// DiscriminantCalculator
module DiscriminantCalculator(
    input signed [31:0] SphereX,
    input signed [31:0] SphereY,
    input signed [31:0] SphereZ,
    input [31:0] SphereRadius,
    input signed [31:0] RayStartX,
    input signed [31:0] RayStartY,
    input signed [31:0] RayStartZ,
    input signed [31:0] RayDirX,
    input signed [31:0] RayDirY,
    input signed [31:0] RayDirZ,
    output signed [31:0] Discriminant,
    output signed [31:0] B_out,
    output QuickIntersects,
    input CLK,
    input aresetn,
    input InputValid,
    output InputReady,
    output OutputReady
    );
Size in the first run: roughly 22,000 cells after synthesis, about 340 flip-flops, about 390 I/O pins.
Settings: LEC_CHECK=0, ABC_AREA=1, CAP_MARGIN=5, CORE_MARGIN=2, CORE_UTILIZATION=72, CTS_CLUSTER_DIAMETER=201, CTS_CLUSTER_SIZE=76, HOLD_SLACK_MARGIN=0.29, PLACE_DENSITY=0.35, SETUP_SLACK_MARGIN=0.75, SLEW_MARGIN=20; clock period 2.77 ns.
run.sh (not shown) runs the stock make flow with config.mk's settings and CLKGATE_MAP_FILE=.
The starting point died in global routing with GRT-0232.
Change:
Settings changed: ABC_AREA 1 to not set, CAP_MARGIN 5 to 20, CTS_CLUSTER_DIAMETER 201 to not set, CTS_CLUSTER_SIZE 76 to not set, HOLD_SLACK_MARGIN 0.29 to -0.07, PLACE_DENSITY 0.35 to 0.67, SETUP_SLACK_MARGIN 0.75 to -0.52.
Clock period 2.77 ns to 7.31 ns, I/O delays scaled along.
The new run ran to the end with violations: negative setup slack.
Die area came out lower by a few percent.
Area after synthesis came out lower by a few percent.
Synthesized cell count came out lower by about a fifth.
Change:
Settings changed: ABC_AREA set to 1, CTS_CLUSTER_DIAMETER set to 201, CTS_CLUSTER_SIZE set to 76, HOLD_SLACK_MARGIN -0.07 to not set, PLACE_DENSITY 0.67 to 0.35, SETUP_SLACK_MARGIN -0.52 to 0.75.
Clock period 7.31 ns to 2.77 ns, I/O delays scaled along.
Outcome: Now the flow died in global routing. Synthesized cell count went up by about a fifth. Die area went up by a few percent. Synthesized area went up by a few percent.
Change:
Settings changed: ABC_AREA 1 to 0, CTS_CLUSTER_DIAMETER 201 to not set, CTS_CLUSTER_SIZE 76 to not set, HOLD_SLACK_MARGIN set to -0.08, PLACE_DENSITY 0.35 to 0.67, SETUP_SLACK_MARGIN 0.75 to 3.21, TNS_END_PERCENT set to 5.
Clock period 2.77 ns to 11.0 ns, I/O delays scaled along.
What happened:
- Now the flow completed without violations
- area after synthesis came out lower by 4.5%
- die area came out lower by about 4.5%
- synthesized cell count came out lower by about 16%

* * *

oak:
DiscriminantCalculator again, from the RTL that the note above started with.
clock: 17.2 ns
lec_check: 0
cap_margin: 5
cell_pad_in_sites_detail_placement: 1
cell_pad_in_sites_global_placement: 2
core_margin: 5
core_utilization: 38
cts_cluster_size: 75
gpl_timing_driven: 1
hold_slack_margin: 0.16
max_routing_layer: met4
slew_margin: 35
Edits applied to the flow inputs when going from oak to pine:
- swapping 5 for 30 in CAP_MARGIN
- swapping 0.16 for 0.25 in HOLD_SLACK_MARGIN
- putting SETUP_SLACK_MARGIN at -0.55 where nothing was set
- swapping 5 for 2 in CORE_MARGIN
- swapping 35 for 20 in SLEW_MARGIN
- swapping 38 for 72 in CORE_UTILIZATION
- clearing MAX_ROUTING_LAYER, which used to be met4
- clearing GPL_TIMING_DRIVEN, which used to be 1
- clearing CELL_PAD_IN_SITES_DETAIL_PLACEMENT, which used to be 1
- clearing CELL_PAD_IN_SITES_GLOBAL_PLACEMENT, which used to be 2
- swapping 75 for 43 in CTS_CLUSTER_SIZE
- swapping 17.2 for 7.43 in the clock period (ns, I/O delays scaled along)
What the final checks of pine revealed, after a flow that finished every stage, was a layout that fails on setup timing.
Number of antenna violations at the first check in global routing in pine is 10 lower than in oak
Worst setup path endpoint = A[23]$_DFFE_PN_: oak; worst setup path endpoint = B[30]$_DFFE_PP_: pine
On starting utilization of the core area: pine sits above oak.
Re count of cells resized by post-cts repair: pine is 586 up on oak.
Vias after detailed routing grows by more than 10% when moving from oak to pine.

* * *

== run 1 ==
The RTL this note starts from:
==> flow/design.v <==
`timescale 1ns / 1ps
module DiscriminantCalculator(
    input signed [31:0] SphereX,
    input signed [31:0] SphereY,
    input signed [31:0] SphereZ,
    input [31:0] SphereRadius,
    input signed [31:0] RayStartX,
    input signed [31:0] RayStartY,
    input signed [31:0] RayStartZ,
    input signed [31:0] RayDirX,
    input signed [31:0] RayDirY,
    input signed [31:0] RayDirZ,
    output signed [31:0] Discriminant,
    output signed [31:0] B_out,
    output QuickIntersects,
    input CLK,
    input aresetn,
    input InputValid,
    output InputReady,
    output OutputReady
    );
    parameter waiting = 2'b00;
    parameter reading = 2'b01;
    parameter process = 2'b10;
    parameter process2 = 2'b11;
    logic [1:0] nextState;
    logic [1:0] state;
    logic signed [31:0] dx;
    logic signed [31:0] dy;
    logic signed [31:0] dz;
    logic signed [31:0] discriminant;
    logic signed [31:0] A;
    logic signed [31:0] B;
    logic signed [31:0] C;
    logic signed [31:0] distX;
    logic signed [31:0] distY;
    logic signed [31:0] distZ;
    logic [31:0] sphereRadiusSquared;
    assign InputReady = (state == waiting);
    assign OutputReady = (state == process2);
    assign Discriminant = discriminant;
    assign B_out = B;
    assign QuickIntersects = (discriminant > 0);
    always_ff@(posedge CLK) begin
        if (aresetn == 1'b0) begin
            state <= waiting;
        end else begin
            state <= nextState;
        end
        if (nextState == reading) begin
            dx <= RayDirX;
            dy <= RayDirY;
            dz <= RayDirZ;
            distX <= RayStartX - SphereX;
            distY <= RayStartY - SphereY;
            distZ <= RayStartZ - SphereZ;
            sphereRadiusSquared <= SphereRadius * SphereRadius;
            A <= RayDirX * RayDirX + RayDirY * RayDirY + RayDirZ * RayDirZ;
        end else if (nextState == process) begin
            B <= (dx * distX + dy * distY + dz * distZ) << 1;
            C <= (distX * distX + distY * distY + distZ * distZ) - sphereRadiusSquared;
        end else if (nextState == process2) begin
            discriminant <= B * B - 4 * A * C;
        end         
    end
    always_comb begin
        case (state) 
        waiting:
            if (InputValid) begin
                nextState = reading;
            end else begin
                nextState = waiting;
            end            
        reading:
            nextState = process;
        process:
            nextState = process2;
        process2:
            nextState = waiting;
        endcase
    end
endmodule
Settings: LEC_CHECK=0, ABC_AREA=0, CAP_MARGIN=20, CORE_MARGIN=2, CORE_UTILIZATION=72, HOLD_SLACK_MARGIN=-0.08, PLACE_DENSITY=0.67, SETUP_SLACK_MARGIN=1.8, SLEW_MARGIN=20; clock period 11.0 ns.
Inputs modified between run 1 and run 2:
diff --git a/flow/config.mk b/flow/config.mk
--- a/flow/config.mk
+++ b/flow/config.mk
@@ -7,9 +7,8 @@
 export LEC_CHECK = 0
-export ABC_AREA = 0
 export CAP_MARGIN = 20
 export CORE_MARGIN = 2
-export CORE_UTILIZATION = 72
-export HOLD_SLACK_MARGIN = -0.08
-export PLACE_DENSITY = 0.67
-export SETUP_SLACK_MARGIN = 1.8
+export CORE_UTILIZATION = 40
+export CTS_CLUSTER_DIAMETER = 151
+export CTS_CLUSTER_SIZE = 16
 export SLEW_MARGIN = 20
+export TNS_END_PERCENT = 15
Notes after the runs:
- Diff run 1 -> run 2: cell area decreased about 1.1%; count of antenna-violating nets left after detailed routing essentially unchanged.
- Compared with run 1, run 2 shows worst setup slack lower by 0.94 ns.
- Run 2 finished every step from synthesis to the final layout, and the layout passed the timing, design-rule and antenna checks.
Input-level comparison between run 3 and run 2:
diff --git a/flow/config.mk b/flow/config.mk
--- a/flow/config.mk
+++ b/flow/config.mk
@@ -7,8 +7,11 @@
 export LEC_CHECK = 0
+export ABC_AREA = 1
 export CAP_MARGIN = 20
+export CORE_ASPECT_RATIO = 0.5
 export CORE_MARGIN = 2
-export CORE_UTILIZATION = 40
-export CTS_CLUSTER_DIAMETER = 151
-export CTS_CLUSTER_SIZE = 16
+export CORE_UTILIZATION = 72
+export CTS_CLUSTER_DIAMETER = 376
+export CTS_CLUSTER_SIZE = 98
+export PLACE_DENSITY = 0.42
 export SLEW_MARGIN = 20
-export TNS_END_PERCENT = 15
+export TNS_END_PERCENT = 5
==> flow/constraint.sdc <==
create_clock -name core_clock -period 6.61 [get_ports {CLK}]
set_input_delay 1.3220 -clock core_clock [delete_from_list [all_inputs] [get_ports {CLK}]]
set_output_delay 1.3220 -clock core_clock [all_outputs]
set_load 0.01 [all_outputs]
Run 2 completed end to end with timing, DRC and antenna clean. For run 3, the flow was terminated by a tool error in global routing (5_1_grt) and produced no final design. [diff] die area, run 3 relative to run 2: improvement. In the tables for run 2 and run 3, area share of fa/ha/maj cells after synthesis reads lower with run 3. Comparing yosys-reported design area after synthesis for run 2 and run 3, the smaller number came from run 2.
#### Input delta (run 4 over run 3)
==> flow/config.mk <==
export PLATFORM = sky130hd
export DESIGN_NAME = DiscriminantCalculator
export DESIGN_NICKNAME = DiscriminantCalculator
export VERILOG_FILES = /design/flow/design.v
export SDC_FILE = /design/flow/constraint.sdc
export NUM_CORES = 4
export LEC_CHECK = 0
export CAP_MARGIN = 20
export CORE_MARGIN = 2
export CORE_UTILIZATION = 40
export SLEW_MARGIN = 20
==> flow/constraint.sdc <==
create_clock -name core_clock -period 10.5 [get_ports {CLK}]
set_input_delay 2.1000 -clock core_clock [delete_from_list [all_inputs] [get_ports {CLK}]]
set_output_delay 2.1000 -clock core_clock [all_outputs]
set_load 0.01 [all_outputs]
## What came out
- Run 3 -> run 4: chip area from the yosys synthesis statistics decreased by a few percent
- Sort run 3 and run 4 by TritonCTS buffer count desc -> top: run 4
- Going from run 3 to run 4, die span in y grew by more than half.
- Looking at the logs for run 3 and run 4, the single run that did not finish was run 3.
- [diff] synthesized area, run 4 relative to run 3: improvement
- Looking at die area, run 4 sits about 70% higher than run 3 does.
- Looking only at buffers inserted during post-CTS setup optimization, and setting everything else aside, the lower value of run 3 and run 4 goes to run 4.
Input-level comparison between run 5 and run 4:
diff --git a/flow/config.mk b/flow/config.mk
--- a/flow/config.mk
+++ b/flow/config.mk
@@ -7,5 +7,8 @@
 export LEC_CHECK = 0
-export CAP_MARGIN = 20
+export CAP_MARGIN = 35
 export CORE_MARGIN = 2
-export CORE_UTILIZATION = 40
+export CORE_UTILIZATION = 72
+export HOLD_SLACK_MARGIN = 0.3
+export PLACE_DENSITY = 0.67
+export SETUP_SLACK_MARGIN = -0.52
 export SLEW_MARGIN = 20
==> flow/constraint.sdc <==
create_clock -name core_clock -period 7.31 [get_ports {CLK}]
set_input_delay 1.4620 -clock core_clock [delete_from_list [all_inputs] [get_ports {CLK}]]
set_output_delay 1.4620 -clock core_clock [all_outputs]
set_load 0.01 [all_outputs]
--- outcome ---
The final report for run 5 shows a completed flow and a layout that fails verification, specifically setup timing.
Sequential share of layout area: run 5 vs run 4 down 0.40 points
Re final tally of setup violations: run 4 was lower than run 5.
Changes observed in run 5 relative to run 4: total stage count of the critical path increased 10%; source-to-sink clock delay at the later pin of the worst-skew pair essentially unchanged; post-synthesis simple-gate area fraction essentially unchanged.
